Setup of run A:
==> flow/design.v (excerpt) <==
module mac_array_4x4 (
    input wire clk,
    input wire rst_n,
    input wire en,
    input wire load_acc,
    input wire [15:0] a_in_0,
    input wire [15:0] a_in_1,
    input wire [15:0] a_in_2,
    input wire [15:0] a_in_3,
    input wire [15:0] b_in_0,
    input wire [15:0] b_in_1,
    input wire [15:0] b_in_2,
    input wire [15:0] b_in_3,
    input wire [511:0] partial_sum_init,
    output wire [31:0] result_0_0, result_0_1, result_0_2, result_0_3,
    output wire [31:0] result_1_0, result_1_1, result_1_2, result_1_3,
    output wire [31:0] result_2_0, result_2_1, result_2_2, result_2_3,
    output wire [31:0] result_3_0, result_3_1, result_3_2, result_3_3
);
    wire [15:0] a_wire [0:3][0:4];   
    wire [15:0] b_wire [0:4][0:3];   
    assign a_wire[0][0] = a_in_0;
    assign a_wire[1][0] = a_in_1;
    assign a_wire[2][0] = a_in_2;
    assign a_wire[3][0] = a_in_3;
    assign b_wire[0][0] = b_in_0;
    assign b_wire[0][1] = b_in_1;
    assign b_wire[0][2] = b_in_2;
    assign b_wire[0][3] = b_in_3;
    wire [31:0] acc_out [0:3][0:3];
    genvar row, col;
    generate
        for (row = 0; row < 4; row = row + 1) begin : pe_row
            for (col = 0; col < 4; col = col + 1) begin : pe_col
                pe pe_inst (
                    .clk(clk),
                    .rst_n(rst_n),
                    .en(en),
                    .a_in(a_wire[row][col]),
                    .b_in(b_wire[row][col]),
                    .partial_sum_in(partial_sum_init[(row*4+col)*32 +: 32]),
                    .load_acc(load_acc),
                    .a_out(a_wire[row][col+1]),
                    .b_out(b_wire[row+1][col]),
                    .acc_out(acc_out[row][col])
                );
            end
        end
    endgenerate
    assign result_0_0 = acc_out[0][0];
    assign result_0_1 = acc_out[0][1];
    assign result_0_2 = acc_out[0][2];
    assign result_0_3 = acc_out[0][3];
    assign result_1_0 = acc_out[1][0];
  ...
Size: about 22000 cells after synthesis, ~900 flip-flops.
Settings: LEC_CHECK=0, ABC_AREA=1, CAP_MARGIN=20, CELL_PAD_IN_SITES_DETAIL_PLACEMENT=2, CELL_PAD_IN_SITES_GLOBAL_PLACEMENT=1, CORE_MARGIN=5, CORE_UTILIZATION=72, CTS_CLUSTER_DIAMETER=35, GPL_ROUTABILITY_DRIVEN=0, GPL_TIMING_DRIVEN=1, MAX_ROUTING_LAYER=met4, MIN_ROUTING_LAYER=met2, PLACE_DENSITY_LB_ADDON=0.24, SETUP_SLACK_MARGIN=4.27, SLEW_MARGIN=20, TNS_END_PERCENT=40; clock period 25.0 ns.
run.sh (not shown) runs the stock make flow with config.mk's settings and CLKGATE_MAP_FILE=.
Run A failed in global placement with FLW-0024.
Here is what was changed in the inputs of run B compared with run A.
Settings: clearing MAX_ROUTING_LAYER, which used to be met4; putting CTS_CLUSTER_SIZE at 47 where nothing was set; clearing CELL_PAD_IN_SITES_DETAIL_PLACEMENT, which used to be 2; clearing TNS_END_PERCENT, which used to be 40; clearing SETUP_SLACK_MARGIN, which used to be 4.27; clearing MIN_ROUTING_LAYER, which used to be met2; clearing PLACE_DENSITY_LB_ADDON, which used to be 0.24; clearing GPL_ROUTABILITY_DRIVEN, which used to be 0; swapping 72 for 68 in CORE_UTILIZATION; swapping 5 for 2 in CORE_MARGIN; clearing GPL_TIMING_DRIVEN, which used to be 1; clearing CELL_PAD_IN_SITES_GLOBAL_PLACEMENT, which used to be 1; clearing CTS_CLUSTER_DIAMETER, which used to be 35; clearing ABC_AREA, which used to be 1; swapping 25.0 for 15.0 in the clock period (ns, I/O delays scaled along).
Results
Complete run, failing final checks: run B, reason setup timing.
Going from run A to run B, cell total in the yosys stat output went down by 18%; synthesized-area fraction occupied by ao, oa, aoi and oai cells moved down; count of standard-cell rows picked up an extra 3.
The final reports for run B and run A show distinct cell type count of the synthesized netlist lower in the former.
Run B against run A; die size is up slightly.
Comparing run A and run B, post-synthesis sequential area ratio is higher on run B.
> inputs changed (run B -> run C)
Settings: swapping 68 for 58 in CORE_UTILIZATION; putting SETUP_SLACK_MARGIN at 3.89 where nothing was set; clearing CTS_CLUSTER_SIZE, which used to be 47; putting MAX_ROUTING_LAYER at met4 where nothing was set; swapping 15.0 for 14.5 in the clock period (ns, I/O delays scaled along).
--- outcome ---
STATUS run=run C STAGES=ALL_DONE FINAL_CHECKS=FAILED CAUSE=setup timing
met5 as the highest routed metal layer was reported by run B, and met4 by run C.
Against run B, run C reports a wire length of the first global-routing pass that is higher.
Comparing run B and run C, the lower starting density of the core is on run C.
Across both runs, via count was lower for run C than for run B.
Signed area change from the synthesized netlist to the final layout ends up higher on run C.
Diff run B -> run C: wire length picked up an extra about 3%, cell count of the worst reg-to-reg path lost 4.4%, share of final layout cell area taken by clock buffers and inverters neither gained nor lost much, worst-case headroom to the max-slew limit picked up an extra 0.92 points.
Higher count of filler cells inserted in the layout was reported by run C, not run B.
Changes in run D relative to run C:
Settings: clearing MAX_ROUTING_LAYER, which used to be met4; clearing SETUP_SLACK_MARGIN, which used to be 3.89; swapping 58 for 40 in CORE_UTILIZATION; swapping 14.5 for 17.3 in the clock period (ns, I/O delays scaled along).
==> results <==
Run D ended with every stage complete and zero timing, DRC or antenna violations. Diff run C -> run D: width of the die moved up; final sum of negative setup slack climbed 2.89 ns; worst hold margin now smaller; final non-filler cell total rose by about 7%. Sort run D and run C by period utilization desc -> top: run C. Against run C, worst setup slack in run D came out better. Core utilization, run D and run C: higher on run C. Summary: with run C as the reference, final area in run D moved down slightly. First-pass GRT wire length, run D vs run C: up slightly.

* * *

== run 1 ==
mac_array_4x4 again, from the RTL that the note above started with.
clock: 9.7 ns
lec_check: 0
cap_margin: 15
core_margin: 2
core_utilization: 72
cts_cluster_size: 58
hold_slack_margin: 0.29
place_density_lb_addon: 0.01
setup_slack_margin: 2.85
slew_margin: 20
| run 1 | all stages done | FAIL | negative setup slack |
The inputs of run 2 differ from those of run 1 as listed below.
- clearing PLACE_DENSITY_LB_ADDON, which used to be 0.01
- swapping 15 for 20 in CAP_MARGIN
- swapping 72 for 68 in CORE_UTILIZATION
- clearing HOLD_SLACK_MARGIN, which used to be 0.29
- clearing SETUP_SLACK_MARGIN, which used to be 2.85
- swapping 58 for 97 in CTS_CLUSTER_SIZE
- swapping 9.7 for 12.1 in the clock period (ns, I/O delays scaled along)
--- outcome ---
The final reports for run 2 and run 1 show routed wire length lower in the former.
Per the comparison of run 2 with run 1, number of non-clock buffers fell by about 6%, full die area grew by about 6%, synthesized chip area reported by yosys was more or less identical.
Run 2 against run 1: worst setup slack after layout increased 1.95 ns, worst hold slack essentially unchanged.
Relative to run 1, worst reg-to-reg setup slack increased by 2.52 ns in run 2.
Although it ran to completion, run 2 produced a layout that fails the final checks because of negative setup slack.
Compared run 1 against run 2; number of clock sinks within noise.
Summary: with run 1 as the reference, number of gates given a new drive strength after cts in run 2 moved down by more than 10%.
Run 2: global-route usage is 3.0 points lower than what run 1 reported.
Setup changes, run 2 to run 3
- an added SETUP_SLACK_MARGIN of -1.35
- a deleted CTS_CLUSTER_SIZE that had been 97
- a change of CORE_UTILIZATION from 68 to 58
- an added HOLD_SLACK_MARGIN of -0.1
- a change of the clock period (ns, I/O delays scaled along) from 12.1 to 13.6
==> comparison <==
Run 3 finished every stage; the final checks, however, were not passed, the failures being negative setup slack. Run 3 vs run 2 — final standard cell area without fillers dropped slightly. Run 3 vs run 2 on total track usage: run 3 is the lower one. pe_row[0].pe_col[0].pe_inst.accumulator[31] as the last element of the critical path was reported by run 3, and pe_row[3].pe_col[0].pe_inst.accumulator[31] by run 2. Between run 3 and run 2, it is run 3 whose clock-buffer cell count is higher, by 15.
Setup changes, run 3 to run 4
- CORE_UTILIZATION changed from 58 to 11
- HOLD_SLACK_MARGIN removed (was -0.1)
- SETUP_SLACK_MARGIN removed (was -1.35)
- the clock period (ns, I/O delays scaled along) changed from 13.6 to 22.4
Clock skew (run 4 over run 3): increase, 0.079 ns
Going from run 3 to run 4, final core utilization went down 53 points; core region area went up about 430%; sequential portion of the cell area went down 0.92 points.
Looking at cell with the biggest individual delay on the critical path, the sky130_fd_sc_hd__clkdlybuf4s50_1 result is from run 4; the sky130_fd_sc_hd__fa_2 one comes from run 3.
Side by side, worst setup slack turned out higher in run 4 than in run 3.
Die height delta for run 4 relative to run 3: 710 um higher
Lower met1 capacity usage during global routing goes to run 4 over run 3.
Total half-perimeter wirelength after legalization and detailed placement grows by more than a quarter when moving from run 3 to run 4.
Re fraction of area in clock buffers and inverters: run 3 was lower than run 4.
Run 4 finished every stage and its layout cleared the timing, DRC and antenna checks.
Edits applied to the flow inputs when going from run 4 to run 5:
- an added PLACE_DENSITY of 0.41
- an added CTS_CLUSTER_DIAMETER of 71
- an added TNS_END_PERCENT of 5
- an added CTS_CLUSTER_SIZE of 11
- a change of CORE_UTILIZATION from 11 to 72
- a change of the clock period (ns, I/O delays scaled along) from 22.4 to 8.1
[summary]
Status for run 5 and run 4: clean finish in run 4 only. Global routing met3 resource utilization was lower in the run labelled run 4. Diff run 4 -> run 5 | setup TNS after final layout | decrease of 787.52 ns. Between run 5 and run 4, non-filler instance count after layout is lower for run 5, run 4 comes in above that. Run 4 -> run 5: post-synth net total delta 0, exact match. Compared to run 4, the router laid down less metal wire for run 5. Delta (run 5 minus run 4): post-placement cell count dropped 17281; global-route usage climbed 34 points. Data arrival at the endpoint of the critical path ends up lower on run 5. Delay of the slowest cell on the worst path was higher in the run labelled run 4.
The inputs of run 6 differ from those of run 5 as listed below.
- TNS_END_PERCENT no longer set, was 5
- CORE_UTILIZATION now 64, was 72
- CTS_CLUSTER_SIZE now 99, was 11
- PLACE_DENSITY no longer set, was 0.41
- CTS_CLUSTER_DIAMETER no longer set, was 71
- the clock period (ns, I/O delays scaled along) now 22.4, was 8.1
- Per the final summary, run 6 finished and its layout is clean on timing, DRC and antenna.
- Comparing via count for run 6 and run 5, the bigger number came from run 5.
- For run 5, the cell with the biggest individual delay on the critical path was sky130_fd_sc_hd__fa_1, unlike run 6, where it was sky130_fd_sc_hd__clkdlybuf4s50_1.
- When the final numbers for run 6 and run 5 were put side by side, the count of TritonRoute iterations in the first routing pass turned out to be greater in run 5.
- Worst setup slack ended up 9.91 ns higher on run 6 than on run 5.
